$ cat design/flow/config.mk
export PLATFORM = sky130hd
export DESIGN_NAME = pipeline
export DESIGN_NICKNAME = pipeline
export VERILOG_FILES = /design/flow/design.v
export SDC_FILE = /design/flow/constraint.sdc
export NUM_CORES = 4
export LEC_CHECK = 0
export CAP_MARGIN = 20
export CORE_MARGIN = 2
export CORE_UTILIZATION = 72
export SLEW_MARGIN = 20
$ cat design/flow/run.sh
#!/bin/bash
# the make line also repeats each setting of config.mk as NAME=value (left out here)
make -C /OpenROAD-flow-scripts/flow DESIGN_CONFIG=/design/flow/config.mk WORK_HOME=/design/flow/orfs CLKGATE_MAP_FILE= finish
$ cat design/flow/design.v
module cordic_phase_shifter #(parameter DEPTH = 1, LOG2_PHASE_SCALE = 1)(
input clk,
input rst_n,
input signed [8:0] x_in,
input signed [8:0] y_in,
input signed [31:0] p,
output reg signed [8:0] x_out,
output reg signed [8:0] y_out,
output reg signed [31:0] phase_final
);
wire signed [31:0] atan_table [0:30];
   assign atan_table[0]  = 32'b00100000000000000000000000000000; 
   assign atan_table[1]  = 32'b00010010111001000000010100011101; 
   assign atan_table[2]  = 32'b00001001111110110011100001011011; 
   assign atan_table[3]  = 32'b00000101000100010001000111010100; 
   assign atan_table[4]  = 32'b00000010100010110000110101000011;
   assign atan_table[5]  = 32'b00000001010001011101011111100001;
   assign atan_table[6]  = 32'b00000000101000101111011000011110;
   assign atan_table[7]  = 32'b00000000010100010111110001010101;
   assign atan_table[8]  = 32'b00000000001010001011111001010011;
   assign atan_table[9]  = 32'b00000000000101000101111100101110;
   assign atan_table[10] = 32'b00000000000010100010111110011000;
   assign atan_table[11] = 32'b00000000000001010001011111001100;
   assign atan_table[12] = 32'b00000000000000101000101111100110;
   assign atan_table[13] = 32'b00000000000000010100010111110011;
   assign atan_table[14] = 32'b00000000000000001010001011111001;
   assign atan_table[15] = 32'b00000000000000000101000101111101;
   assign atan_table[16] = 32'b00000000000000000010100010111110;
   assign atan_table[17] = 32'b00000000000000000001010001011111;
   assign atan_table[18] = 32'b00000000000000000000101000101111;
   assign atan_table[19] = 32'b00000000000000000000010100011000;
   assign atan_table[20] = 32'b00000000000000000000001010001100;
   assign atan_table[21] = 32'b00000000000000000000000101000110;
   assign atan_table[22] = 32'b00000000000000000000000010100011;
   assign atan_table[23] = 32'b00000000000000000000000001010001;
   assign atan_table[24] = 32'b00000000000000000000000000101000;
   assign atan_table[25] = 32'b00000000000000000000000000010100;
   assign atan_table[26] = 32'b00000000000000000000000000001010;
   assign atan_table[27] = 32'b00000000000000000000000000000101;
   assign atan_table[28] = 32'b00000000000000000000000000000010;
   assign atan_table[29] = 32'b00000000000000000000000000000001;
   assign atan_table[30] = 32'b00000000000000000000000000000000;
reg signed [8:0] next_x_out, next_y_out;
reg signed [31:0] next_phase_final;
wire signed [31:0] atan_val;
always @(posedge clk) begin
    if (!rst_n) begin
        x_out <= x_in;
        y_out <= y_in;
        phase_final <= p;
    end 
    else begin
        x_out <= next_x_out;
        y_out <= next_y_out;
        phase_final <= next_phase_final;
    end
end
localparam [8:0] DEPTH_CASTED = DEPTH[8:0];
assign atan_val = atan_table[DEPTH_CASTED] >>> LOG2_PHASE_SCALE;
always @* begin
    next_x_out = x_in + (y_in >>> DEPTH_CASTED);
    next_y_out = y_in - (x_in >>> DEPTH_CASTED);
    next_phase_final = p + atan_val;
    if (p[31] == 1'b0) begin
        next_x_out = x_in - (y_in >>> DEPTH_CASTED);
        next_y_out = y_in + (x_in >>> DEPTH_CASTED);
        next_phase_final = p - atan_val;
    end
end
endmodule
module pipeline(
input clk,
input rst_n,
input signed [8:0] x_in,
input signed [8:0] y_in,
input signed [31:0] phase_in,
input in_valid,
output signed [8:0] x_out,
output signed [8:0] y_out,
output signed [31:0] phase_out,
output out_valid
);
    wire signed [8:0] x_stage [0:31];
    wire signed [8:0] y_stage [0:31];
    wire signed [31:0] phase_stage [0:31];
    assign x_stage[0] = x_in;
    assign y_stage[0] = y_in;
    assign phase_stage[0] = phase_in;
genvar i;
generate
        for (i = 0; i < 31; i = i + 1) begin : cordic_stages
            cordic_phase_shifter #(
                .DEPTH(i),
                .LOG2_PHASE_SCALE(0)
            ) stage_inst (
                .clk(clk),
                .rst_n(rst_n),
                .x_in(x_stage[i]),
                .y_in(y_stage[i]),
                .p(phase_stage[i]),
                .x_out(x_stage[i+1]),
                .y_out(y_stage[i+1]),
                .phase_final(phase_stage[i+1])
            );
        end
endgenerate
    reg [30:0] valid_stage;
    always @(posedge clk) begin
        if (!rst_n)
            valid_stage <= 31'd0;
        else
            valid_stage <= {valid_stage[29:0], in_valid};
    end
    assign out_valid = valid_stage[30];
    assign x_out = x_stage[31];
    assign y_out = y_stage[31];
    assign phase_out = phase_stage[31];
endmodule
$ cat design/flow/constraint.sdc
create_clock -name core_clock -period 3.99 [get_ports {clk}]
set_input_delay 0.7980 -clock core_clock [delete_from_list [all_inputs] [get_ports {clk}]]
set_output_delay 0.7980 -clock core_clock [all_outputs]
set_load 0.01 [all_outputs]
==> results of run 1 <==
-- repair_timing --
item | 4_1_cts | 5_1_grt
hold buffers | 0 | 0
resized | 1 | 7
setup endpoints to repair | 1 | 9
pin swaps | 0 | 1
-- routing by layer --
layer / part of all wire (%) / routed length (µm) / vias to the layer above
met5: 0.021 / 54 / -
met3: 5.5 / 14400 / 498
met1: 45 / 118000 / 41819
li1: - / - / 43478
met4: 2.8 / 7220 / 6
met2: 47 / 121000 / 2253
-- cell type report --
type | instances | area [µm²] | share of cell area [%]
clock inverter | 76 | 1080 | 0.908
multi-input combinational | 9529 | 75000 | 62.8
tap | 2030 | 2540 | 2.13
sequential | 1581 | 31700 | 26.5
timing repair buffer | 218 | 2100 | 1.76
clock buffer | 231 | 4840 | 4.05
inverter | 581 | 2200 | 1.84
-- metrics by stage --
| step | cells | hold WS [ns] | worst slack, ns |
|---|---|---|---|
| floorplan | 12039 | 0.310 | 0.0369 |
| global placement | 13939 | 0.313 | 0.193 |
| detailed placement | 13939 | 0.312 | 0.0348 |
| CTS | 14246 | 0.327 | 0.113 |
| global route | 14246 | 0.328 | 0.00610 |
| finish | 14246 | 0.324 | 0.234 |
==> run notes, run 1 <==
Summary of the current implementation state.

- The post-route utilization of the core is recorded as 78.6%.
- The die is 395 µm wide.
- The distinct cell type count of the synthesized netlist is a little under 100, for reference.
- In the final design database the tool counted 13605 nets.
- The path length in cells of the critical path is 13, for reference.
- The final period utilization is a little over nine tenths, for reference.
- The main flop type after synthesis is sky130_fd_sc_hd__dfxtp_1, for reference.
- The minimum period implied by the final worst setup slack is between 3 and 4 ns, for reference.
- The chip footprint is 156000 µm², for reference.
- The tool flagged a number of max-cap violations equal to 0.
- The area of the core is 152000 µm², for reference.
- The class of the worst hold path is flop to flop, for reference.
- The category of the critical setup timing path is flop to flop, for reference.
- The run finished with no timing, DRC or antenna violations.
- The measured slew at the worst slew-check pin is roughly 0.99 ns, for reference.
- Sequential cells were found to cover 28.7% of the synthesized design area.
- The stage logs contain a warning count of 59.
- The number of primary I/O pins is 104, for reference.
- The hold violation count in the final report is 0, for reference.
- Yosys instantiated no cell more often than sky130_fd_sc_hd__dfxtp_1.
- For reference, the critical path cell chain is inv_1 -> buf_4 -> ha_1 -> a21oi_1 -> o32ai_1 -> a211oi_1 -> buf_4 -> a21oi_1 -> a31oi_1 -> o21ai_1 -> o41a_1 -> and2_1 -> o41ai_2.
- After synthesis, the share of flip-flops with an asynchronous set or reset is 0%.
- The count of library flops with an enable pin is 0, for reference.
- Buffers inserted during clock tree synthesis total 170.
- Pins over their slew limit in the final report were tallied at 0.
- Summing the areas of all and, or, nand and nor instances in the mapped netlist gives 10.1% of the synthesized area.
- After synthesis, the largest area contributor takes up 28.7% of total cell area.
- The number of buffer and inverter instances along the worst setup path is 3, for reference.
- For this block, the routed nets add up to 261 mm of wire.
- The average via count per standard cell is 6.18, for reference.
- The via count of the first global-routing pass is about 87000, for reference.
- The critical path's top delay family is AND-OR/OR-AND gates, for reference.
- Entering global routing, the biggest net connects 188 pins.
- The largest driver fanout on the critical path is 17, for reference.
- TritonCTS built the clock tree.
- The timing endpoint of the critical path is cordic_stages[6].stage_inst.phase_final[31], for reference.
- The tree built by TritonCTS fans out to 1581 sinks.
- On met1, the global router reports a usage of 43.1%.
- Fill cells in the final layout number 10288.
- The routed length per placed instance is 18.3 µm, for reference.
- The synthesized chip area reported by yosys is 110000 µm², for reference.
- The cell area after synthesis is 110000 µm², for reference.
- Counting every instance in the synthesized netlist gives 12039.
- The detailed-router iteration count before antenna repair is 6, for reference.
- The busiest layer in global routing is met2, for reference.
- The post-synth register bit count is 1581.
- Per the detail_route report, inserted antenna diodes total 0.
- Counting instances in the post-synthesis netlist gives the leading cell types as sky130_fd_sc_hd__dfxtp_1 (1581), sky130_fd_sc_hd__ha_1 (1378), sky130_fd_sc_hd__a21oi_1 (1094).
- Across all layers, the routed design uses 88054 vias.
- The fraction of met3 tracks used by global routing is 4.44%, for reference.
- Per the repair_timing log after CTS, setup buffers inserted total 0.
- Summed over all nets, the half-perimeter wirelength after detailed placement is roughly 190 mm.
- As logged by OpenROAD, the buffers inserted on ports number approximately 100.
- After routing the design area is approximately 120000 µm².
- At the later pin of the worst-skew pair, clock insertion delay measures approximately 0.82 ns.
- The H-tree was split into 4 levels.
- In this run the core area contains 143 standard-cell rows.
- In this run the critical register-to-register path is captured at cordic_stages[6].stage_inst.phase_final[31].
- In this run, the number of DRC markers left after iteration 0 of detailed routing was 5984.
- The startpoint type of the worst setup path is a flop, for reference.
- Once the floorplan was initialized, standard cells occupied 72.5% of the core.
- The global-route usage over all layers is 32.3%, for reference.
- OpenSTA lists the critical path startpoint as cordic_stages[5].stage_inst.phase_final[31].
- STA classifies the critical path endpoint as a flop.
- Per the slew report, the remaining headroom to the max-slew limit stands at 34.1%.
- The overflow left after global routing is 0, for reference.
- The xor and xnor area share after synthesis is 9.84%, for reference.
- Per the post-synthesis stats, the area per cell is 9.15 µm².
- After Yosys synthesis, full adders, half adders and majority gates account for between 15 and 20% of the synthesized area.
- The floorplan net count is 13563, for reference.
- The setup skew after layout is 0.0310 ns, for reference.
- The slowest stage cell on the critical path is sky130_fd_sc_hd__dfxtp_1, for reference.
- The depth of the worst register-to-register path is 13, for reference.
- The root buffer cell is sky130_fd_sc_hd__clkbuf_16, for reference.
- Looking at the reg2reg group, the worst path starts from cordic_stages[5].stage_inst.phase_final[31].
- The relative area change from synthesis to final layout is 8.45%, for reference.
- The critical path endpoint has a required time of 4.65 ns.
- The dominant combinational cell family by area after synthesis is AND-OR/OR-AND gates, for reference.
- Of the total synthesized cell area, the portion taken by AND-OR and OR-AND cells is 19.9%.
- Summed over all failing endpoints, the final setup total negative slack is 0 ns.
- Sorting the synthesized cells by area gives the leading types as sky130_fd_sc_hd__dfxtp_1 (29%), sky130_fd_sc_hd__ha_1 (16%), sky130_fd_sc_hd__mux2_2 (10%), sky130_fd_sc_hd__xnor2_1 (6.9%), sky130_fd_sc_hd__a21oi_1 (5.0%).
- The final weighted congestion in routability-driven placement is approximately 0.95, for reference.
- Summing all multiplexer cells gives an area fraction of about 11%.
- In this run the remaining antenna-violating nets after routing total 0.
- The number of endpoints failing setup at the final stage is 0, for reference.
- The setup slack of the most critical reg-to-reg path is 0.23 ns, for reference.
- The arrival time of the worst setup path is between 4 and 5 ns, for reference.
- Looking at the hold checks, the worst path lands on cordic_stages[28].stage_inst.phase_final[0].
- The clock passes through at most 3 buffers.
- The yosys warning tally is 32, for reference.
- The number of antenna violations at the first check in global routing is 8, for reference.
- For this run, design rule violations remaining after detail routing come to 0.
- Derived from the worst setup path, the maximum achievable clock frequency is 0.266 GHz.
- Setup repair after global routing left no endpoint under its margin.
- In this design, the stage delay of the slowest critical-path cell is between 0.5 and 0.6 ns.
- The met2 usage is 53.9%, for reference.
- The wire length of the first global-routing pass is 426 mm, for reference.
- The worst hold path was traced through 0 stages.
- The launch point of the worst min-delay path is recorded as cordic_stages[27].stage_inst.phase_final[0].
- The timing report gives the clock slew at the launch and capture registers of the worst setup and hold paths as 0.06 ns.
- The top cell type by total area after synthesis is sky130_fd_sc_hd__dfxtp_1, for reference.
- The vertical extent of the die is 395 µm, for reference.
- The synthesized netlist was found by Yosys to have 12039 cells.
- The placed instance area is about 110000 µm², for reference.
==> inputs of run 2 (changes only) <==
- CORE_UTILIZATION: 72 -> 66
- clock period: 3.99 -> 7.07 ns (I/O delays scaled with it)
==> run 2 against run 1 <==
Effect of this change: still clean; critical path depth shrank 1; via count is 1.3% lower; fmax decreased by 20%; clock-buffer cell count up 11; hold slack gained 0.00091 ns; global-route usage is 2.7 points lower.
==> run notes, run 2 <==
Summary of the current implementation state.

- The routed length per placed instance came to 18.1 µm (-1.5%).
- The number of setup buffers added after CTS is 0 (unchanged), for reference.
- The number of clock sinks seen by CTS is 1581 (unchanged).
- The number of primary I/O pins is 104 (unchanged), for reference.
- The worst flop-to-flop path startpoint is cordic_stages[25].stage_inst.phase_final[31], for reference.
- The average via count per standard cell is 6.06 (-2.0%), for reference.
- The number of resized instances in the post-cts repair step is 0 (-1).
- The H-tree depth is 4 (unchanged), for reference.
- The delay contributed by the slowest stage of the critical path was 0.76 ns (+0.20 ns).
- The cell area after synthesis is 110000 µm² (unchanged), for reference.
- The fraction of registers with async set or reset after synthesis is 0% (unchanged), for reference.
- The area of the core came to 165000 µm² (+8.9%).
- The finished layout cell area is 119000 µm² (-0.28%), for reference.
- Summed over all instances, the cell type with the most area after synthesis is sky130_fd_sc_hd__dfxtp_1.
- For this run, the leading register cell type out of synthesis is sky130_fd_sc_hd__dfxtp_1.
- CTS placed an instance of sky130_fd_sc_hd__clkbuf_16 at the clock tree root.
- The mux share of post-synthesis cell area is 10.9% (unchanged).
- In this run the layout overhead on the synthesized area is reported as 8.15%.
- The slowest stage cell on the critical path is sky130_fd_sc_hd__dfxtp_1, for reference.
- The clock-pin slew reported for the worst setup and hold paths after clock tree synthesis is 0.06 ns (about the same), for reference.
- The total wire length after detailed routing is 259 mm (-0.78%), for reference.
- In the hold report, the worst path ends at cordic_stages[30].stage_inst.phase_final[30].
- The clock tree from TritonCTS is done, for reference.
- The and-or/or-and share of the synthesized area is 19.9% (unchanged), for reference.
- The worst setup path startpoint is cordic_stages[25].stage_inst.phase_final[31], for reference.
- The hold path depth is 0 (unchanged), for reference.
- The number of placed instances, taps included came to 14015 (+0.55%).
- For this run the top cell type by instance count after synthesis was sky130_fd_sc_hd__dfxtp_1.
- The count of unresolved DRC violations after routing was 0 (unchanged).
- The final max-slew violation count is 0 (unchanged), for reference.
- The distinct cell type count of the synthesized netlist was 97 (unchanged).
- The worst slew margin relative to its limit is 27.4% (-6.8 points).
- The max-capacitance violation count is 0 (unchanged), for reference.
- The fraction of synthesized cell area taken by the top area cell type is 28.7% (unchanged), for reference.
- The setup slack of the most critical reg-to-reg path came to 2.38 ns (+2.14 ns).
- The number of endpoints failing setup at the final stage came to 0 (unchanged).
- The launch point of the worst hold path is cordic_stages[29].stage_inst.phase_final[30], for reference.
- STA classifies the critical path startpoint as a flop.
- The maximum number of pins on one net before global-route repair came to 187 (-0.53%).
- The detailed placement HPWL is 194 mm (about the same).
- The total negative setup slack is 0 ns (unchanged).
- The area fraction in full adders, half adders and majority gates was 17.3% (unchanged).
- The number of antenna violations at the first check in global routing came to 8 (unchanged).
- The chip width is 412 µm (+4.4%), for reference.
- The flip-flop and latch count after synthesis came to 1581 (unchanged).
- The chip footprint was 170000 µm² (+9.0%).
- The total number of vias is 86923 (-1.3%), for reference.
- The final period utilization is 66.4% (-28 points), for reference.
- The dominant combinational cell family by area after synthesis is AND-OR/OR-AND gates, for reference.
- The overflow left after global routing is 0 (unchanged), for reference.
- The final weighted congestion in routability-driven placement was 0.914 (-3.6%).
- The flow ran to the end and the layout has no timing, DRC or antenna violations.
- The critical path's top delay family is AND-OR/OR-AND gates, for reference.
- The wire length of the first global-routing pass is 419 mm (-1.6%), for reference.
- The remaining antenna violation count after routing is 0 (unchanged), for reference.
- The register area share after synthesis came to 28.7% (unchanged).
- The worst-skew pair later-pin latency came to 0.84 ns (+0.02 ns).
- The number of I/O port buffers is 103 (unchanged), for reference.
- The standard-cell row count was 149 (+4.2%).
- The clock buffer count from CTS is 177 (+4.1%), for reference.
- The cell total in the yosys stat output was 12039 (unchanged).
- The core utilization at floorplan is 66.6% (-5.9 points), for reference.
- The arrival time of the worst setup path is 5.40 ns (+0.98 ns), for reference.
- The initial DRC count came to 5609 (-6.3%).
- The count of library flops with an enable pin is 0 (unchanged), for reference.
- The number of buffer and inverter instances along the worst setup path is 1 (-2), for reference.
- The area fraction in and, or, nand and nor cells was 10.1% (unchanged).
- The floorplan net count is 13563 (unchanged), for reference.
- The detailed-router iteration count before antenna repair came to 6 (unchanged).
- The mean instance size in the synthesized netlist is 9.15 µm² (unchanged), for reference.
- The commonest cells after synthesis are sky130_fd_sc_hd__dfxtp_1 (1581), sky130_fd_sc_hd__ha_1 (1378), sky130_fd_sc_hd__a21oi_1 (1094).
- The xor and xnor area share after synthesis was 9.84% (unchanged).
- The setup skew after layout is 0.0302 ns (-0.000815 ns), for reference.
- The via count of the first global-routing pass was 83704 (-3.7%).
- The highest attainable clock frequency is 0.213 GHz (-20%), for reference.
- The measured slew at the worst slew-check pin is 1.09 ns (+0.100 ns), for reference.
- The path length in cells of the critical path is 12 (-1).
- The nature of the critical path endpoint is a flop, for reference.
- The category of the critical setup timing path is flop to flop, for reference.
- The buffer depth of the longest clock path is 3 (unchanged), for reference.
- The most numerous cell type found on the critical path is sky130_fd_sc_hd__a21o_1.
- For the worst reg-to-reg path, the endpoint reported by OpenROAD is cordic_stages[26].stage_inst.phase_final[26].
- The largest driver fanout on the critical path is 29 (+12).
- The hold violation count in the final report is 0 (unchanged), for reference.
- The data required time of the worst path came to 7.78 ns (+3.13 ns).
- The instance tally after logic synthesis is 12039 (unchanged), for reference.
- The vertical extent of the die was 412 µm (+4.4%).
- The minimum period implied by the final worst setup slack came to 4.69 ns (+0.935 ns).
- The count of non-filler cells in the finished layout came to 14347 (+0.71%).
- Setup repair after global routing left no endpoint under its margin.
- The yosys warning tally came to 32 (unchanged).
- The count of hold-fix buffers inserted at cts is 0 (unchanged).
- The number of logged tool warnings is 76 (+29%), for reference.
- The depth of the worst register-to-register path came to 12 (-1).
- By area the synthesized netlist is led by sky130_fd_sc_hd__dfxtp_1 (29%), sky130_fd_sc_hd__ha_1 (16%), sky130_fd_sc_hd__mux2_2 (10%), sky130_fd_sc_hd__xnor2_1 (6.9%), sky130_fd_sc_hd__a21oi_1 (5.0%).
- The global-route usage over all layers is 29.6% (-2.7 points), for reference.
- The placed instance area was 113000 µm² (-0.41%).
- Traced cell by cell, the critical path runs through inv_1 -> ha_1 -> a21o_1 -> a21o_1 -> a2111oi_2 -> o211ai_1 -> a31oi_1 -> o21ai_1 -> a2111oi_0 -> nor2_1 -> xor2_1 -> mux2_2.
- For reference, the critical path is captured by cordic_stages[26].stage_inst.phase_final[26].
- The number of nets at the end of the flow is 13529 (-0.56%), for reference.
- The synthesized chip area reported by yosys came to 110000 µm² (unchanged).
- The class of the worst hold path is flop to flop, for reference.
- The number of fill cells is 12784 (+24%).
run 2: through the flow:
stage / hold WS [ns] / setup WS [ns] / util (%)
after floorplan: 0.310 / 2.96 / -
after global placement: 0.310 / 2.62 / 68.3
after detailed placement: 0.312 / 2.50 / 68.3
after CTS: 0.324 / 2.49 / 72.0
after global routing: 0.330 / 2.04 / 72.0
final: 0.325 / 2.38 / 72.0
run 2: layout make-up:
| cell class | instances | area, µm² | share of cell area, % |
|---|---|---|---|
| clock inverter | 87 | 1050 | 0.881 |
| multi-input combinational | 9529 | 75000 | 63.0 |
| tap | 2189 | 2740 | 2.30 |
| clock buffer | 242 | 5040 | 4.23 |
| antenna | 3 | 7.51 | 0.00630 |
| timing repair buffer | 135 | 1440 | 1.21 |
| sequential | 1581 | 31700 | 26.6 |
| inverter | 581 | 2190 | 1.84 |
run 2: routing by layer:
layer,wire length (µm),GRT usage (%),vias up
met2,115000,47.4,1988
met5,47,0,-
met4,5740,7.47,6
met3,13300,3.53,406
li1,-,-,43275
met1,125000,42.1,41248
==> inputs of run 3 (changes only) <==
- CAP_MARGIN: 20 -> 5
- CORE_ASPECT_RATIO: default -> 0.98
- CORE_UTILIZATION: 66 -> 72
- CTS_CLUSTER_DIAMETER: default -> 387
- CTS_CLUSTER_SIZE: default -> 28
- GPL_ROUTABILITY_DRIVEN: default -> 0
- SETUP_SLACK_MARGIN: default -> -0.28
- SLEW_MARGIN: 20 -> 40
- TNS_END_PERCENT: default -> 5
- clock period: 7.07 -> 2.88 ns (I/O delays scaled with it)
==> run 3 against run 2 <==
Effect of this change: now fails the layout checks on negative setup slack; critical endpoint is now cordic_stages[18].stage_inst.phase_final[24]; highest routed layer unchanged; hold slack worse by 0.036 ns; sequential share of layout area down 1.8 points; non-clock buffer count increased by 1499; synthesized cell count is the same; largest cell class unchanged; setup slack worse by 2.8 ns.
==> run notes, run 3 <==
Summary of the current implementation state.

- The area fraction in and, or, nand and nor cells is 10.1% (unchanged), for reference.
- The number of antenna violations at the first check in global routing was 14 (+6).
- The standard-cell row count is 142 (-4.7%), for reference.
- The measured slew at the worst slew-check pin is 0.847 ns (-0.241 ns), for reference.
- The main flop type after synthesis is sky130_fd_sc_hd__dfxtp_1, for reference.
- The clock buffer count from CTS is 66 (-63%), for reference.
- The setup skew after layout is 0.0326 ns (+0.00246 ns), for reference.
- The largest driver fanout on the critical path is 6 (-79%), for reference.
- The instance tally after logic synthesis is 12039 (unchanged).
- The worst slew margin relative to its limit came to 43.5% (+16 points).
- The distinct cell type count of the synthesized netlist came to 97 (unchanged).
- Checking hold timing, the worst path is listed with class input port to flop.
- The total number of vias is 94397 (+8.6%), for reference.
- The endpoint of the worst hold-timing path is cordic_stages[0].stage_inst.phase_final[18], for reference.
- The worst flop-to-flop path startpoint is cordic_stages[17].stage_inst.phase_final[31], for reference.
- The launch point of the worst hold path is phase_in[18], for reference.
- TritonCTS built the clock tree.
- The flip-flop and latch count after synthesis is 1581 (unchanged), for reference.
- The timing endpoint of the critical path is cordic_stages[18].stage_inst.phase_final[24], for reference.
- The synthesized chip area reported by yosys came to 110000 µm² (unchanged).
- The dominant combinational cell family by area after synthesis is AND-OR/OR-AND gates, for reference.
- The final period utilization came to 116% (+49 points).
- Setup repair after global routing could not meet its margin everywhere.
- The minimum period implied by the final worst setup slack is 3.33 ns (-1.36 ns), for reference.
- The chip footprint is 156000 µm² (-8.3%), for reference.
- The buffer depth of the longest clock path is 3 (unchanged).
- The register area share after synthesis was 28.7% (unchanged).
- The path length in cells of the critical path is 12 (unchanged), for reference.
- The highest attainable clock frequency is 0.300 GHz (+41%), for reference.
- The most critical setup path has its startpoint at cordic_stages[17].stage_inst.phase_final[31].
- The number of placed instances, taps included was 15313 (+9.3%).
- The mux share of post-synthesis cell area was 10.9% (unchanged).
- The depth of the worst register-to-register path is 12 (unchanged), for reference.
- The hold violation count in the final report is 0 (unchanged).
- The data required time of the worst path is 3.49 ns (-4.29 ns), for reference.
- The cell area after synthesis is 110000 µm² (unchanged).
- The detailed-router iteration count before antenna repair is 8 (+2), for reference.
- The vertical extent of the die was 391 µm (-5.2%).
- The number of nets at the end of the flow is 14917 (+10%).
- The worst-skew pair later-pin latency is 0.74 ns (-0.10 ns).
- The flow ran to the end, but the layout failed its checks.
- The via count of the first global-routing pass came to 92762 (+11%).
- The capture point of the worst register-to-register path is recorded as cordic_stages[18].stage_inst.phase_final[24].
- The count of non-filler cells in the finished layout is 15422 (+7.5%).
- The count of library flops with an enable pin came to 0 (unchanged).
- The detailed router used layers up to and including met5.
- The number of buffer and inverter instances along the worst setup path is 1 (unchanged).
- The hold path depth was 1 (+1).
- The cell total in the yosys stat output was 12039 (unchanged).
- The signal on the critical path passes through clkinvlp_4 -> ha_4 -> a21o_4 -> a221oi_4 -> o211ai_1 -> a22o_1 -> a221o_1 -> a31oi_2 -> o21ai_2 -> a311o_1 -> xor2_1 -> mux2_4.
- The arrival time of the worst setup path came to 3.94 ns (-1.46 ns).
- Per the CTS log, the root buffer master is sky130_fd_sc_hd__clkbuf_16.
- The clock-pin slew reported for the worst setup and hold paths after clock tree synthesis was 0.10 ns (+0.04 ns).
- The fraction of synthesized cell area taken by the top area cell type was 28.7% (unchanged).
- The count of unresolved DRC violations after routing is 0 (unchanged), for reference.
- The mean instance size in the synthesized netlist was 9.15 µm² (unchanged).
- The delay contributed by the slowest stage of the critical path is 0.41 ns (-0.35 ns), for reference.
- The maximum number of pins on one net before global-route repair is 153 (-18%), for reference.
- The routed metal-1 wire length is 125 mm (-0.20%), for reference.
- The wire length of the first global-routing pass was 452 mm (+7.8%).
- The final max-slew violation count is 0 (unchanged), for reference.
- The detailed placement HPWL came to 218 mm (+12%).
- The final worst slack is -0.455 ns (-2.83 ns).
- STA classifies the critical path startpoint as a flop.
- The max-capacitance violation count was 0 (unchanged).
- The number of primary I/O pins came to 104 (unchanged).
- The total length of routed met3 wires is 18.1 mm (+36%), for reference.
- The nature of the critical path endpoint is a flop, for reference.
- In this run the layout overhead on the synthesized area is reported as 16.4%.
- The setup path with the least slack is of type flop to flop.
- The and-or/or-and share of the synthesized area is 19.9% (unchanged), for reference.
- The remaining antenna violation count after routing is 0 (unchanged), for reference.
- The yosys warning tally is 32 (unchanged), for reference.
- The core utilization at floorplan is 72.2% (+5.6 points), for reference.
- The setup slack of the most critical reg-to-reg path is -0.45 ns (-2.83 ns), for reference.
- The number of logged tool warnings was 67 (-12%).
- The global-route usage over all layers is 34.6% (+5.0 points), for reference.
- The number of I/O port buffers is 103 (unchanged).
- Sorting the synthesized cells by area gives the leading types as sky130_fd_sc_hd__dfxtp_1 (29%), sky130_fd_sc_hd__ha_1 (16%), sky130_fd_sc_hd__mux2_2 (10%), sky130_fd_sc_hd__xnor2_1 (6.9%), sky130_fd_sc_hd__a21oi_1 (5.0%).
- The chip width was 399 µm (-3.3%).
- The area of the core is 152000 µm² (-7.8%).
- The initial DRC count is 6843 (+22%), for reference.
- The number of endpoints failing setup at the final stage is 333 (+333), for reference.
- The H-tree depth is 3 (-1), for reference.
- The synthesis run shows the most used standard cells to be sky130_fd_sc_hd__dfxtp_1 (1581), sky130_fd_sc_hd__ha_1 (1378), sky130_fd_sc_hd__a21oi_1 (1094).
- The library cell with the highest instance count after synthesis is sky130_fd_sc_hd__dfxtp_1, for reference.
- The xor and xnor area share after synthesis was 9.84% (unchanged).
- sky130_fd_sc_hd__dfxtp_1 takes more of the synthesized area than any other cell.
- The critical path's top delay family is AND-OR/OR-AND gates, for reference.
- The overflow left after global routing is 0 (unchanged).
- The timing report shows that the slowest cell on the worst path is sky130_fd_sc_hd__dfxtp_4.
- The run did not pass the layout checks because of negative setup slack.
- The fraction of registers with async set or reset after synthesis is 0% (unchanged).
- The number of clock sinks seen by CTS was 1581 (unchanged).
- The routed length per placed instance came to 18.4 µm (+1.8%).
- The total wire length after detailed routing came to 284 mm (+9.5%).
- The floorplan net count was 13563 (unchanged).
- The average via count per standard cell was 6.12 (+1.0%).
- The area fraction in full adders, half adders and majority gates came to 17.3% (unchanged).
- The routed length on met2 was 133 mm (+16%).
run 3: metrics by stage:
stage | area, µm² | hold slack (ns) | util (%) | worst slack, ns | TNS, ns
6_report | 128000 | 0.289 | 84.1 | -0.455 | -42.47
5_1_grt | 128000 | 0.260 | 84.1 | -0.524 | -102.79
4_1_cts | 127000 | 0.256 | 83.1 | -0.435 | -56.44
3_5_place_dp | 124000 | 0.312 | 81.6 | -0.600 | -72.72
3_3_place_gp | 124000 | 0.310 | 81.6 | -0.479 | -47.50
2_1_floorplan | 111000 | 0.310 | - | -0.576 | -89.07
run 3: what timing repair did:
action                                  in CTS  in global routing
hold endpoints to repair                     0                  0
setup buffers                                6                 26
hold buffers                                 0                  0
endpoints found under the setup margin     120                278
pin swaps                                   37                 79
gates resized                               92                299
run 3: layer usage:
metal,GRT usage [%],vias to the layer above
li1,-,45969
met1,46.2,44912
met2,58.2,2956
met3,4.60,554
met4,9.73,6
met5,0,-
run 3: final cells by class:
type                    instances  area (µm²)
repair buffers               1634       13000
well taps                    2016        2520
fillers                      9292       24300
clock buffers                  73        1720
diodes                          2        5.00
flip-flops and latches       1581       31700
multi-input cells            9529       76800
inverters                     581        2240
clock inverters                 6        82.6
==> inputs of run 4 (changes only) <==
- CAP_MARGIN: 5 -> 20
- CORE_ASPECT_RATIO: 0.98 -> default
- CORE_UTILIZATION: 72 -> 60
- CTS_CLUSTER_DIAMETER: 387 -> default
- CTS_CLUSTER_SIZE: 28 -> default
- GPL_ROUTABILITY_DRIVEN: 0 -> default
- SETUP_SLACK_MARGIN: -0.28 -> 1.8
- SLEW_MARGIN: 40 -> 20
- TNS_END_PERCENT: 5 -> default
- clock period: 2.88 -> 6.91 ns (I/O delays scaled with it)
==> run 4 against run 3 <==
Effect of this change: now clean on timing, DRC and antenna; hold slack gained 0.034 ns; clock-buffer cell count grew 161; setup slack gained 2.5 ns; sequential share of layout area grew 1.7 points.
==> run notes, run 4 <==
Summary of the current implementation state.

- The arrival time of the worst setup path was 5.68 ns (+1.74 ns).
- The critical path in this run is classified as flop to flop.
- Looking at area per cell type in the netlist, the leader is sky130_fd_sc_hd__dfxtp_1.
- The vertical extent of the die is 432 µm (+11%), for reference.
- The via count of the first global-routing pass is 82569 (-11%).
- The worst slew margin relative to its limit is 22.5% (-21 points).
- The minimum period implied by the final worst setup slack is 4.90 ns (+1.56 ns), for reference.
- Setup repair after global routing left no endpoint under its margin.
- The number of primary I/O pins is 104 (unchanged), for reference.
- The initial DRC count is 4882 (-29%), for reference.
- The floorplan net count is 13563 (unchanged), for reference.
- The flow ran to the end and the layout has no timing, DRC or antenna violations.
- The clock buffer count from CTS is 176 (+170%), for reference.
- The depth of the worst register-to-register path was 12 (unchanged).
- The chip width was 432 µm (+8.4%).
- Between the synthesized netlist and the finished layout, the area growth was recorded as 8.50%.
- The total negative setup slack was 0 ns (+42.47 ns).
- The number of fill cells was 15152 (+63%).
- Yosys attributes the largest share of cell area to sky130_fd_sc_hd__dfxtp_1 (29%), sky130_fd_sc_hd__ha_1 (16%), sky130_fd_sc_hd__mux2_2 (10%), sky130_fd_sc_hd__xnor2_1 (6.9%), sky130_fd_sc_hd__a21oi_1 (5.0%).
- The highest attainable clock frequency came to 0.204 GHz (-32%).
- The area of the core is 183000 µm² (+20%).
- The hold violation count in the final report was 0 (unchanged).
- The buffer depth of the longest clock path was 3 (unchanged).
- The tree is rooted in a sky130_fd_sc_hd__clkbuf_16.
- The startpoint type of the worst setup path is a flop, for reference.
- The nature of the critical path endpoint is a flop, for reference.
- The number of nets at the end of the flow came to 13530 (-9.3%).
- The hold path depth was 0 (-1).
- The core utilization at floorplan is 60.3% (-12 points), for reference.
- Yosys instantiated no cell more often than sky130_fd_sc_hd__dfxtp_1.
- The routed length per placed instance is 17.7 µm (-3.7%).
- The path length in cells of the critical path is 12 (unchanged), for reference.
- The number of endpoints failing setup at the final stage was 0 (-100%).
- The count of library flops with an enable pin was 0 (unchanged).
- Among the non-sequential cells, AND-OR/OR-AND gates take the most area.
- The mux share of post-synthesis cell area came to 10.9% (unchanged).
- TritonCTS built the clock tree.
- After its last routability iteration, the placer logged a weighted congestion of 0.897.
- The class of the worst hold path is flop to flop, for reference.
- The final period utilization came to 70.8% (-45 points).
- The reg-to-reg critical path endpoint is cordic_stages[17].stage_inst.phase_final[28], for reference.
- The worst-skew pair later-pin latency is 0.84 ns (+0.10 ns), for reference.
- The register area share after synthesis is 28.7% (unchanged), for reference.
- According to the timing report, the critical path is launched from cordic_stages[16].stage_inst.phase_final[31].
- The overflow left after global routing is 0 (unchanged).
- The H-tree depth is 4 (+1).
- Ranked by instance count, the synthesized netlist is headed by sky130_fd_sc_hd__dfxtp_1 (1581), sky130_fd_sc_hd__ha_1 (1378), sky130_fd_sc_hd__a21oi_1 (1094).
- In this run the critical path is formed by inv_1 -> ha_1 -> and3_1 -> a221oi_1 -> o211ai_1 -> a21boi_1 -> nor3_1 -> a21boi_1 -> o21a_1 -> o21ai_1 -> a2111oi_0 -> a311o_1.
- The yosys warning tally is 32 (unchanged), for reference.
- The measured slew at the worst slew-check pin is 1.16 ns (+0.315 ns), for reference.
- The count of hold-fix buffers inserted at cts was 0 (unchanged).
- The distinct cell type count of the synthesized netlist is 97 (unchanged).
- The cell total in the yosys stat output is 12039 (unchanged).
- The detailed-router iteration count before antenna repair is 6 (-2).
- The final worst slack was 2.01 ns (+2.47 ns).
- The final max-slew violation count is 0 (unchanged).
- The area fraction in full adders, half adders and majority gates is 17.3% (unchanged), for reference.
- The setup slack of the most critical reg-to-reg path is 2.01 ns (+2.47 ns).
- The mean instance size in the synthesized netlist is 9.15 µm² (unchanged), for reference.
- The combinational gate area came to 75000 µm² (-2.4%).
- The setup skew after layout is 0.0300 ns (-0.00267 ns).
- The fraction of synthesized cell area taken by the top area cell type is 28.7% (unchanged).
- The standard-cell row count is 157 (+11%), for reference.
- The area fraction in and, or, nand and nor cells is 10.1% (unchanged).
- The count of unresolved DRC violations after routing is 0 (unchanged), for reference.
- The and-or/or-and share of the synthesized area is 19.9% (unchanged).
- The number of antenna violations at the first check in global routing is 10 (-4), for reference.
- The total wire length after detailed routing is 258 mm (-9.2%).
- The launch point of the worst hold path is cordic_stages[29].stage_inst.phase_final[4], for reference.
- The xor and xnor area share after synthesis is 9.84% (unchanged), for reference.
- The global-route usage over all layers is 26.7% (-7.9 points), for reference.
- The worst setup slack before clock tree synthesis is 2.07 ns (+2.67 ns), for reference.
- The average via count per standard cell is 5.88 (-3.9%), for reference.
- The clock-pin slew reported for the worst setup and hold paths after clock tree synthesis is 0.06 ns (-0.04 ns), for reference.
- The number of clock sinks seen by CTS was 1581 (unchanged).
- The fraction of registers with async set or reset after synthesis was 0% (unchanged).
- The number of logged tool warnings is 77 (+15%).
- The instance tally after logic synthesis is 12039 (unchanged).
- The slowest stage cell on the critical path is sky130_fd_sc_hd__dfxtp_1, for reference.
- The critical path's top delay family is AND-OR/OR-AND gates, for reference.
- The flip-flop and latch count after synthesis came to 1581 (unchanged).
- The largest driver fanout on the critical path is 24 (+18).
- For this run, the leading register cell type out of synthesis is sky130_fd_sc_hd__dfxtp_1.
- The endpoint of the worst hold-timing path is cordic_stages[30].stage_inst.phase_final[4], for reference.
- The total number of vias came to 85529 (-9.4%).
- The synthesized chip area reported by yosys is 110000 µm² (unchanged), for reference.
- The cell area after synthesis came to 110000 µm² (unchanged).
- The worst flop-to-flop path startpoint is cordic_stages[16].stage_inst.phase_final[31], for reference.
- Following the worst setup path forward leads to its endpoint at cordic_stages[17].stage_inst.phase_final[28].
- The delay contributed by the slowest stage of the critical path was 0.93 ns (+0.52 ns).
- Counting stages on the worst path, the most repeated cell is sky130_fd_sc_hd__a21boi_1.
- The chip footprint is 187000 µm² (+20%), for reference.
- The detailed placement HPWL is 193 mm (-11%), for reference.
- The maximum number of pins on one net before global-route repair is 196 (+28%).
- The number of buffer and inverter instances along the worst setup path was 1 (unchanged).
- The remaining antenna violation count after routing is 0 (unchanged), for reference.
- The data required time of the worst path is 7.69 ns (+4.20 ns).
- The max-capacitance violation count came to 0 (unchanged).
- The number of I/O port buffers was 103 (unchanged).
- The area occupied by registers was 31700 µm² (-0.22%).
- The wire length of the first global-routing pass is 417 mm (-7.7%), for reference.
==> run 4: stage by stage <==
stage | cells | utilization, % | hold slack (ns) | area, µm²
floorplan | 12039 | - | 0.310 | 110000
global placement | 14210 | 62.0 | 0.310 | 113000
detailed placement | 14210 | 62.0 | 0.312 | 113000
CTS | 14531 | 65.4 | 0.323 | 119000
global route | 14534 | 65.4 | 0.332 | 119000
finish | 14540 | 65.4 | 0.322 | 119000
==> run 4: timing repair <==
item                                    CTS  global route
buffers inserted                          0             0
gates resized                             0             5
endpoints found under the setup margin    0             7
==> run 4: area by class of cell <==
type                            count  area share [%]
Inverter                          581            1.84
Antenna cell                        6          0.0126
Sequential cell                  1581            26.5
Multi-Input combinational cell   9529            62.8
Timing Repair Buffer              134            1.18
Clock buffer                      234            4.15
Clock inverter                     87            1.06
Timing Repair inverter              3          0.0126
Tap cell                         2385            2.50
==> run 4: metal layers <==
metal / GRT usage, % / vias up / routed length [µm]
met5: 0 / - / 0
met2: 42.1 / 1493 / 113000
met1: 38.4 / 40349 / 129000
met3: 3.44 / 340 / 10900
met4: 6.35 / 0 / 5210
li1: - / 43347 / -
==> inputs of run 5 (changes only) <==
- CAP_MARGIN: 20 -> 15
- CORE_UTILIZATION: 60 -> 68
- CTS_CLUSTER_DIAMETER: default -> 27
- CTS_CLUSTER_SIZE: default -> 36
- SETUP_SLACK_MARGIN: 1.8 -> 1.55
- clock period: 6.91 -> 8.01 ns (I/O delays scaled with it)
==> run 5 against run 4 <==
Effect of this change: non-clock buffer count is 4 higher; cell count is 1.3% higher; via count is 4.8% higher.
==> run notes, run 5 <==
Summary of the current implementation state.

- The run finished with no timing, DRC or antenna violations.
- The remaining antenna violation count after routing is 0 (unchanged).
- The total negative setup slack is 0 ns (unchanged).
- The slowest stage cell on the critical path is sky130_fd_sc_hd__dfxtp_1, for reference.
- The setup skew after layout came to 0.0389 ns (+0.00891 ns).
- CTS placed an instance of sky130_fd_sc_hd__clkbuf_16 at the clock tree root.
- The measured slew at the worst slew-check pin was 1.23 ns (+0.0661 ns).
- The detailed-router iteration count before antenna repair was 6 (unchanged).
- The number of fill cells came to 10798 (-29%).
- The number of antenna violations at the first check in global routing is 10 (unchanged).
- The core utilization at floorplan came to 68.5% (+8.2 points).
- The H-tree depth is 5 (+1), for reference.
- The chip footprint is 165000 µm² (-12%).
- The clock-pin slew reported for the worst setup and hold paths after clock tree synthesis is 0.05 ns (about the same), for reference.
- The startpoint type of the worst setup path is a flop, for reference.
- The highest attainable clock frequency is 0.199 GHz (-2.6%).
- The number of primary I/O pins was 104 (unchanged).
- The number of setup buffers added after CTS is 0 (unchanged), for reference.
- The max-capacitance violation count is 0 (unchanged).
- The worst hold slack after final layout is 0.318 ns (-0.00415 ns).
- The number of resized instances in the post-cts repair step came to 0 (unchanged).
- The mean instance size in the synthesized netlist is 9.15 µm² (unchanged), for reference.
- The worst-skew pair later-pin latency is 0.95 ns (+0.11 ns), for reference.
- The number of buffer and inverter instances along the worst setup path was 1 (unchanged).
- The distinct cell type count of the synthesized netlist is 97 (unchanged), for reference.
- The area fraction in and, or, nand and nor cells is 10.1% (unchanged), for reference.
- The count of library flops with an enable pin is 0 (unchanged).
- The area occupied by registers is 31700 µm² (about the same).
- The number of nets at the end of the flow is 13757 (+1.7%), for reference.
- The clock tree from TritonCTS is done, for reference.
- The and-or/or-and share of the synthesized area is 19.9% (unchanged), for reference.
- The floorplan net count came to 13563 (unchanged).
- The final worst slack was 2.99 ns (+0.971 ns).
- The yosys warning tally is 32 (unchanged), for reference.
- The worst slew margin relative to its limit is 18.1% (-4.4 points).
- The data required time of the worst path came to 8.82 ns (+1.13 ns).
- The synthesized chip area reported by yosys came to 110000 µm² (unchanged).
- The minimum period implied by the final worst setup slack came to 5.02 ns (+0.129 ns).
- The final weighted congestion in routability-driven placement is 0.924 (+2.9%), for reference.
- The area fraction in full adders, half adders and majority gates is 17.3% (unchanged), for reference.
- The xor and xnor area share after synthesis is 9.84% (unchanged), for reference.
- The path length in cells of the critical path came to 11 (-1).
- The via count of the first global-routing pass came to 88206 (+6.8%).
- For reference, the critical path is launched at cordic_stages[5].stage_inst.phase_final[31].
- The fraction of registers with async set or reset after synthesis is 0% (unchanged), for reference.
- The detailed placement HPWL was 193 mm (+0.20%).
- The share of the core filled with cells in the final layout was 79.0% (+14 points).
- The flip-flop and latch count after synthesis is 1581 (unchanged), for reference.
- The total wire length after detailed routing is 275 mm (+7.0%), for reference.
- The buffer depth of the longest clock path is 4 (+1).
- Checking hold timing, the worst path is listed with class flop to flop.
- The initial DRC count is 6044 (+24%), for reference.
- The vertical extent of the die was 406 µm (-6.0%).
- The capture point of the critical path was reported as cordic_stages[6].stage_inst.phase_final[26].
- STA classifies the critical path endpoint as a flop.
- The critical path goes through inv_1 -> ha_1 -> or4_1 -> a21oi_1 -> o31a_2 -> a21oi_2 -> a41oi_1 -> o21ai_1 -> a311o_1 -> a2111o_1 -> o311ai_0.
- The number of I/O port buffers is 103 (unchanged).
- The worst setup slack before clock tree synthesis is 3.18 ns (+1.11 ns), for reference.
- The cell area after synthesis is 110000 µm² (unchanged), for reference.
- The delay contributed by the slowest stage of the critical path came to 1.08 ns (+0.15 ns).
- The count of unresolved DRC violations after routing is 0 (unchanged).
- Counting instances in the post-synthesis netlist gives the leading cell types as sky130_fd_sc_hd__dfxtp_1 (1581), sky130_fd_sc_hd__ha_1 (1378), sky130_fd_sc_hd__a21oi_1 (1094).
- The main area contributors are sky130_fd_sc_hd__dfxtp_1 (29%), sky130_fd_sc_hd__ha_1 (16%), sky130_fd_sc_hd__mux2_2 (10%), sky130_fd_sc_hd__xnor2_1 (6.9%), sky130_fd_sc_hd__a21oi_1 (5.0%).
- The register area share after synthesis came to 28.7% (unchanged).
- The top cell type by total area after synthesis is sky130_fd_sc_hd__dfxtp_1, for reference.
- The fraction of synthesized cell area taken by the top area cell type was 28.7% (unchanged).
- The largest driver fanout on the critical path is 25 (+4.2%).
- The placed instance area is 113000 µm² (-0.24%), for reference.
- The final period utilization is 62.7% (-8.1 points).
- The reg-to-reg critical path endpoint is cordic_stages[6].stage_inst.phase_final[26], for reference.
- In this run the layout overhead on the synthesized area is reported as 15.3%.
- The maximum number of pins on one net before global-route repair came to 191 (-2.6%).
- The library cell with the highest instance count after synthesis is sky130_fd_sc_hd__dfxtp_1, for reference.
- The cell total in the yosys stat output was 12039 (unchanged).
- The depth of the worst register-to-register path is 11 (-1).
- The mux share of post-synthesis cell area is 10.9% (unchanged), for reference.
- The routed length per placed instance is 18.7 µm (+5.6%), for reference.
- The category of the critical setup timing path is flop to flop, for reference.
- The total number of vias was 89639 (+4.8%).
- Setup repair after global routing left no endpoint under its margin.
- The main flop type after synthesis is sky130_fd_sc_hd__dfxtp_1, for reference.
- The hold violation count in the final report is 0 (unchanged), for reference.
- The area of the core was 161000 µm² (-12%).
- The worst flop-to-flop path startpoint is cordic_stages[5].stage_inst.phase_final[31], for reference.
- Among cell families on the critical path, the largest total delay comes from AND-OR/OR-AND gates.
- The arrival time of the worst setup path is 5.84 ns (+0.16 ns).
- The instance tally after logic synthesis is 12039 (unchanged), for reference.
- The global-route usage over all layers is 32.2% (+5.5 points), for reference.
- The finished layout cell area was 127000 µm² (+6.3%).
- The number of clock sinks seen by CTS is 1581 (unchanged), for reference.
- The endpoint of the worst hold path is reported as cordic_stages[30].stage_inst.phase_final[25].
- Per the hold report, the tightest min-delay path originates at cordic_stages[29].stage_inst.phase_final[25].
- The setup slack of the most critical reg-to-reg path is 2.99 ns (+0.97 ns).
- The hold path depth came to 0 (unchanged).
- The overflow left after global routing came to 0 (unchanged).
- The number of endpoints failing setup at the final stage is 0 (unchanged).
- The dominant combinational cell family by area after synthesis is AND-OR/OR-AND gates, for reference.
- The wire length of the first global-routing pass is 440 mm (+5.5%).
- The count of hold-fix buffers inserted at cts is 0 (unchanged).
- The chip width is 406 µm (-6.0%), for reference.
- The average via count per standard cell is 6.09 (+3.5%), for reference.
- The combinational gate area is 75000 µm² (unchanged), for reference.
- The final max-slew violation count is 0 (unchanged), for reference.
- The clock buffer count from CTS was 402 (+130%).
- The number of logged tool warnings came to 65 (-16%).
- The standard-cell row count is 147 (-6.4%), for reference.
==> run 5: area by class of cell <==
type / count / area share, %
Antenna cell: 2 / 0.00394
Clock buffer: 496 / 8.66
Clock inverter: 235 / 2.40
Inverter: 581 / 1.72
Multi-Input combinational cell: 9529 / 59.0
Sequential cell: 1581 / 24.9
Tap cell: 2160 / 2.13
Timing Repair Buffer: 138 / 1.11
==> run 5: stage by stage <==
stage                     std cells
after CTS                     14720
final                         14722
after global placement        13989
after detailed placement      13989
after floorplan               12039
after global routing          14722
==> run 5: layer usage <==
metal / vias to the layer above / share of wire [%] / GRT usage (%) / routed length, µm
met5: - / 0 / 0 / 0
met4: 0 / 2.9 / 11.1 / 7970
met3: 605 / 6.3 / 5.73 / 17400
met2: 2410 / 45 / 51.7 / 125000
met1: 42628 / 46 / 43.4 / 126000
li1: 43996 / - / - / -
==> inputs of run 6 (changes only) <==
- CTS_CLUSTER_SIZE: 36 -> 32
==> run 6 against run 5 <==
Effect of this change: the layout now fails its checks (antenna violations); design area is essentially flat; fmax grew 1.4%; sequential cell count is the same; critical path depth is the same; sequential share of layout area is essentially flat; synthesized cell count is the same; wire length shrank 0.23%; core utilization grew 0.061 points; critical endpoint unchanged; highest routed layer is now met5.
==> run notes, run 6 <==
Summary of the current implementation state.

- The area of the core was 161000 µm² (unchanged).
- The buffer depth of the longest clock path is 4 (unchanged), for reference.
- The clock tree from TritonCTS is done, for reference.
- The number of clock sinks seen by CTS was 1581 (unchanged).
- The number of nets at the end of the flow was 13756 (-0.0073%).
- The number of primary I/O pins is 104 (unchanged).
- The hold path depth is 0 (unchanged), for reference.
- The max-capacitance violation count is 0 (unchanged), for reference.
- The hold violation count in the final report is 0 (unchanged), for reference.
- The timing endpoint of the critical path is cordic_stages[6].stage_inst.phase_final[26], for reference.
- The count of hold-fix buffers inserted at cts is 0 (unchanged), for reference.
- The xor and xnor area share after synthesis is 9.84% (unchanged).
- The detailed placement HPWL was 193 mm (unchanged).
- The worst-skew pair later-pin latency was 0.95 ns (about the same).
- The worst slew margin relative to its limit came to 24.0% (+5.8 points).
- The arrival time of the worst setup path is 5.77 ns (-0.07 ns), for reference.
- The global-route usage over all layers is 32.2% (+0.044 points).
- The number of logged tool warnings was 105 (+62%).
- The total number of vias came to 89497 (-0.16%).
- The dominant combinational cell family by area after synthesis is AND-OR/OR-AND gates, for reference.
- The final max-slew violation count is 0 (unchanged).
- The clock-pin slew reported for the worst setup and hold paths after clock tree synthesis is 0.05 ns (about the same), for reference.
- The instance tally after logic synthesis came to 12039 (unchanged).
- The number of buffer and inverter instances along the worst setup path is 1 (unchanged).
- The flip-flop and latch count after synthesis is 1581 (unchanged), for reference.
- The via count of the first global-routing pass is 87909 (-0.34%), for reference.
- The chip width is 406 µm (unchanged), for reference.
- The fraction of synthesized cell area taken by the top area cell type was 28.7% (unchanged).
- The flow ran to the end, but the layout failed its checks.
- The routed length per placed instance is 18.7 µm (-0.23%), for reference.
- The and-or/or-and share of the synthesized area is 19.9% (unchanged), for reference.
- The number of I/O port buffers is 103 (unchanged), for reference.
- The minimum period implied by the final worst setup slack came to 4.96 ns (-0.0672 ns).
- The top cell type by total area after synthesis is sky130_fd_sc_hd__dfxtp_1, for reference.
- The mux share of post-synthesis cell area is 10.9% (unchanged), for reference.
- The finished layout cell area is 127000 µm² (about the same), for reference.
- The cell sitting at the root of the clock tree is a sky130_fd_sc_hd__clkbuf_16.
- The core utilization at floorplan is 68.5% (unchanged).
- The count of unresolved DRC violations after routing is 0 (unchanged), for reference.
- The nature of the critical path endpoint is a flop, for reference.
- The overflow left after global routing is 0 (unchanged).
- The mean instance size in the synthesized netlist is 9.15 µm² (unchanged), for reference.
- The floorplan net count was 13563 (unchanged).
- The standard-cell row count is 147 (unchanged).
- The run did not pass the layout checks because of antenna violations.
- The number of resized instances in the post-cts repair step came to 0 (unchanged).
- The commonest register cell is sky130_fd_sc_hd__dfxtp_1.
- The maximum number of pins on one net before global-route repair is 191 (unchanged), for reference.
- The number of endpoints failing setup at the final stage is 0 (unchanged), for reference.
- The register area share after synthesis was 28.7% (unchanged).
- After synthesis, the most frequently instantiated cells are sky130_fd_sc_hd__dfxtp_1 (1581), sky130_fd_sc_hd__ha_1 (1378), sky130_fd_sc_hd__a21oi_1 (1094).
- The delay contributed by the slowest stage of the critical path was 1.06 ns (-0.02 ns).
- The clock buffer count from CTS is 401 (-0.25%), for reference.
- The largest driver fanout on the critical path is 25 (unchanged), for reference.
- The worst setup path startpoint is cordic_stages[5].stage_inst.phase_final[31], for reference.
- The vertical extent of the die was 406 µm (unchanged).
- The number of antenna violations at the first check in global routing was 8 (-2).
- The class of the worst hold path is flop to flop, for reference.
- The highest attainable clock frequency is 0.202 GHz (+1.4%), for reference.
- Walking the worst path, the cells encountered are inv_1 -> ha_1 -> or4_1 -> a21oi_1 -> o31a_2 -> a21oi_2 -> a41oi_1 -> o21ai_1 -> a311o_1 -> a2111o_1 -> o311ai_0.
- The detailed-router iteration count before antenna repair is 6 (unchanged).
- The final weighted congestion in routability-driven placement is 0.924 (unchanged), for reference.
- The setup slack of the most critical reg-to-reg path is 3.05 ns (+0.07 ns), for reference.
- The endpoint identified for the worst register-to-register timing path is cordic_stages[6].stage_inst.phase_final[26].
- The wire length of the first global-routing pass is 441 mm (+0.18%).
- The total negative setup slack is 0 ns (unchanged), for reference.
- The library cell with the highest instance count after synthesis is sky130_fd_sc_hd__dfxtp_1, for reference.
- The slowest stage cell on the critical path is sky130_fd_sc_hd__dfxtp_1, for reference.
- The path with the worst hold slack has its endpoint at cordic_stages[30].stage_inst.phase_final[28].
- The cell area after synthesis came to 110000 µm² (unchanged).
- The distinct cell type count of the synthesized netlist was 97 (unchanged).
- STA classifies the critical path startpoint as a flop.
- The setup skew after layout is 0.0383 ns (-0.000565 ns).
- The average via count per standard cell came to 6.08 (-0.16%).
- The area fraction in and, or, nand and nor cells is 10.1% (unchanged).
- The cell total in the yosys stat output is 12039 (unchanged), for reference.
- The data required time of the worst path is 8.83 ns (about the same), for reference.
- Per STA, the worst path accumulates the most delay in the family AND-OR/OR-AND gates.
- The fraction of registers with async set or reset after synthesis came to 0% (unchanged).
- The number of setup buffers added after CTS is 0 (unchanged).
- STA lists the startpoint of the worst register-to-register path as cordic_stages[5].stage_inst.phase_final[31].
- The path length in cells of the critical path is 11 (unchanged).
- The remaining antenna violation count after routing is 1 (+1), for reference.
- Setup repair after global routing left no endpoint under its margin.
- The chip footprint came to 165000 µm² (unchanged).
- The relative area change from synthesis to final layout is 15.4% (about the same), for reference.
- The final period utilization is 61.9% (-0.84 points), for reference.
- The placed instance area is 113000 µm² (unchanged), for reference.
- The count of library flops with an enable pin is 0 (unchanged), for reference.
- By startpoint and endpoint, the worst setup path is classified as flop to flop.
- Ranked by total cell area, the synthesized netlist is headed by sky130_fd_sc_hd__dfxtp_1 (29%), sky130_fd_sc_hd__ha_1 (16%), sky130_fd_sc_hd__mux2_2 (10%), sky130_fd_sc_hd__xnor2_1 (6.9%), sky130_fd_sc_hd__a21oi_1 (5.0%).
- The depth of the worst register-to-register path was 11 (unchanged).
- The H-tree depth came to 5 (unchanged).
- The total wire length after detailed routing came to 275 mm (-0.23%).
- The initial DRC count is 6105 (+1.0%).
- The yosys warning tally was 32 (unchanged).
- The synthesized chip area reported by yosys is 110000 µm² (unchanged), for reference.
- The area fraction in full adders, half adders and majority gates is 17.3% (unchanged), for reference.
- Looking at hold timing, the worst path starts from cordic_stages[29].stage_inst.phase_final[28].
- The measured slew at the worst slew-check pin came to 1.14 ns (-0.0893 ns).
-- run 6: area by class of cell --
cell class                      instances  area (µm²)
Antenna cell                            8        20.0
Inverter                              581        2190
Sequential cell                      1581       31700
Fill cell                           10773       33700
Timing Repair Buffer                  138        1410
Tap cell                             2160        2700
Clock buffer                          493       11000
Multi-Input combinational cell       9529       75000
Clock inverter                        232        3170
-- run 6: per-stage QoR --
stage,std cells,hold WS (ns),utilization (%),worst slack (ns)
floorplan,12039,0.310,-,3.90
global placement,13989,0.311,70.2,3.33
detailed placement,13989,0.312,70.2,3.18
CTS,14714,0.304,79.0,3.16
global route,14714,0.305,79.0,2.76
finish,14722,0.302,79.1,3.05
-- run 6: routing by layer --
layer,GRT usage [%],part of all wire [%]
met5,0,0.0047
met4,10.9,2.8
met3,5.75,6.3
met2,51.6,45
met1,43.7,46
==> inputs of run 7 (changes only) <==
- CAP_MARGIN: 15 -> 10
- CORE_UTILIZATION: 68 -> 72
- CTS_CLUSTER_DIAMETER: 27 -> default
- CTS_CLUSTER_SIZE: 32 -> 15
- HOLD_SLACK_MARGIN: default -> -0.1
- SETUP_SLACK_MARGIN: 1.55 -> 0.42
- clock period: 8.01 -> 3.28 ns (I/O delays scaled with it)
==> run 7 against run 6 <==
Effect of this change: the layout fails its checks (negative setup slack); setup slack got worse by 3.2 ns; via count increased by 5.3%; core utilization increased by 7.2 points; critical path depth increased by 3; design area increased by 3.1%; area after synthesis unchanged; critical endpoint is now cordic_stages[7].stage_inst.phase_final[31]; sequential cell count unchanged; sequential share of layout area decreased by 0.64 points; synthesized cell count unchanged; clock-buffer cell count decreased by 255; first-iteration DRC count increased by 19%.
==> run notes, run 7 <==
Summary of the current implementation state.

- The hold violation count in the final report came to 0 (unchanged).
- The worst-skew pair later-pin latency is 0.81 ns (-0.14 ns), for reference.
- The delay contributed by the slowest stage of the critical path is 0.43 ns (-0.63 ns), for reference.
- The largest driver fanout on the critical path is 3 (-88%), for reference.
- The instance tally after logic synthesis is 12039 (unchanged), for reference.
- The clock-pin slew reported for the worst setup and hold paths after clock tree synthesis is 0.07 ns (+0.02 ns), for reference.
- The worst register-to-register path begins at cordic_stages[6].stage_inst.phase_final[31].
- The global-route usage over all layers came to 34.1% (+1.9 points).
- The register area share after synthesis came to 28.7% (unchanged).
- The slowest stage cell on the critical path is sky130_fd_sc_hd__o41a_1, for reference.
- The standard-cell row count is 143 (-2.7%).
- The depth of the worst register-to-register path came to 14 (+3).
- The initial DRC count is 7263 (+19%), for reference.
- The number of antenna violations at the first check in global routing came to 9 (+1).
- The xor and xnor area share after synthesis is 9.84% (unchanged), for reference.
- The worst hold slack after final layout is 0.281 ns (-0.0214 ns).
- The arrival time of the worst setup path was 4.14 ns (-1.63 ns).
- The vertical extent of the die is 395 µm (-2.8%), for reference.
- The final period utilization was 104% (+42 points).
- The library cell with the highest instance count after synthesis is sky130_fd_sc_hd__dfxtp_1, for reference.
- Failing layout checks were recorded as negative setup slack.
- After synthesis, the largest family of logic cells by area is AND-OR/OR-AND gates.
- The cell family contributing the most delay on the critical path is AND-OR/OR-AND gates.
- The launch point of the worst hold path is phase_in[4], for reference.
- The flip-flop and latch count after synthesis is 1581 (unchanged), for reference.
- The number of fill cells was 7952 (-26%).
- The count of unresolved DRC violations after routing is 0 (unchanged).
- The final worst slack was -0.126 ns (-3.18 ns).
- The number of I/O port buffers came to 103 (unchanged).
- The number of logged tool warnings is 70 (-33%), for reference.
- The mean instance size in the synthesized netlist came to 9.15 µm² (unchanged).
- The via count of the first global-routing pass is 92302 (+5.0%).
- The H-tree depth is 4 (-1), for reference.
- The count of library flops with an enable pin is 0 (unchanged), for reference.
- The run finished, with violations left.
- The cell area after synthesis was 110000 µm² (unchanged).
- The yosys warning tally came to 32 (unchanged).
- The minimum period implied by the final worst setup slack was 3.41 ns (-1.55 ns).
- The measured slew at the worst slew-check pin is 0.820 ns (-0.319 ns).
- The core utilization at floorplan is 72.5% (+4.0 points).
- The routed length per placed instance was 20.3 µm (+8.8%).
- The floorplan net count came to 13563 (unchanged).
- The setup slack of the most critical reg-to-reg path was -0.13 ns (-3.18 ns).
- The remaining antenna violation count after routing is 0 (-1), for reference.
- The highest attainable clock frequency is 0.294 GHz (+46%).
- The finished layout cell area is 131000 µm² (+3.1%), for reference.
- The number of endpoints failing setup at the final stage came to 5 (+5).
- The clock buffer count from CTS is 170 (-58%), for reference.
- The average via count per standard cell is 6.37 (+4.8%), for reference.
- The area fraction in and, or, nand and nor cells came to 10.1% (unchanged).
- The category of the critical setup timing path is flop to flop, for reference.
- The worst setup path is captured at a flop.
- The mux share of post-synthesis cell area is 10.9% (unchanged), for reference.
- The most critical setup path has its startpoint at cordic_stages[6].stage_inst.phase_final[31].
- The number of clock sinks seen by CTS is 1581 (unchanged), for reference.
- The timing endpoint of the critical path is cordic_stages[7].stage_inst.phase_final[31], for reference.
- The wire length of the first global-routing pass is 454 mm (+2.9%), for reference.
- The detailed-router iteration count before antenna repair is 6 (unchanged), for reference.
- In this run the layout overhead on the synthesized area is reported as 19.0%.
- The reg-to-reg critical path endpoint is cordic_stages[7].stage_inst.phase_final[31], for reference.
- The total number of vias came to 94200 (+5.3%).
- The path with the worst hold slack has its endpoint at cordic_stages[0].stage_inst.phase_final[4].
-- run 7: area by class of cell --
class                   instances  area, µm²  area share [%]
diodes                          1       2.50         0.00191
clock buffers                 238       5020            3.83
clock inverters                74       1010           0.774
inverters                     581       2300            1.75
multi-input cells            9529      81300            62.1
flip-flops and latches       1581      31800            24.3
well taps                    2030       2540            1.94
repair buffers                751       7030            5.37
-- run 7: timing repair --
| item | in CTS | in global routing |
|---|---|---|
| buffers inserted | 179 | 208 |
| endpoints found under the setup margin | 388 | 552 |
| resized | 348 | 710 |
| gates cloned | 7 | 3 |
| pin swaps | 202 | 428 |
-- run 7: metal layers --
layer / GRT usage, % / vias to the layer above / share of wire, %
met5: 0 / - / 0.014
met4: 11.9 / 8 / 4.3
met3: 4.12 / 1123 / 5.3
met2: 60.5 / 3335 / 49
met1: 42.5 / 45180 / 41
li1: - / 44554 / -
-- run 7: through the flow --
stage	instances	TNS, ns	utilization [%]	setup slack, ns
after global routing	14784	-0.771	86.2	-0.150
after CTS	14573	0	83.1	0.0753
after floorplan	12039	-1.60	-	-0.176
after detailed placement	14075	-0.288	76.9	-0.103
final	14785	-0.401	86.2	-0.126
after global placement	14075	-0.124	76.9	-0.113
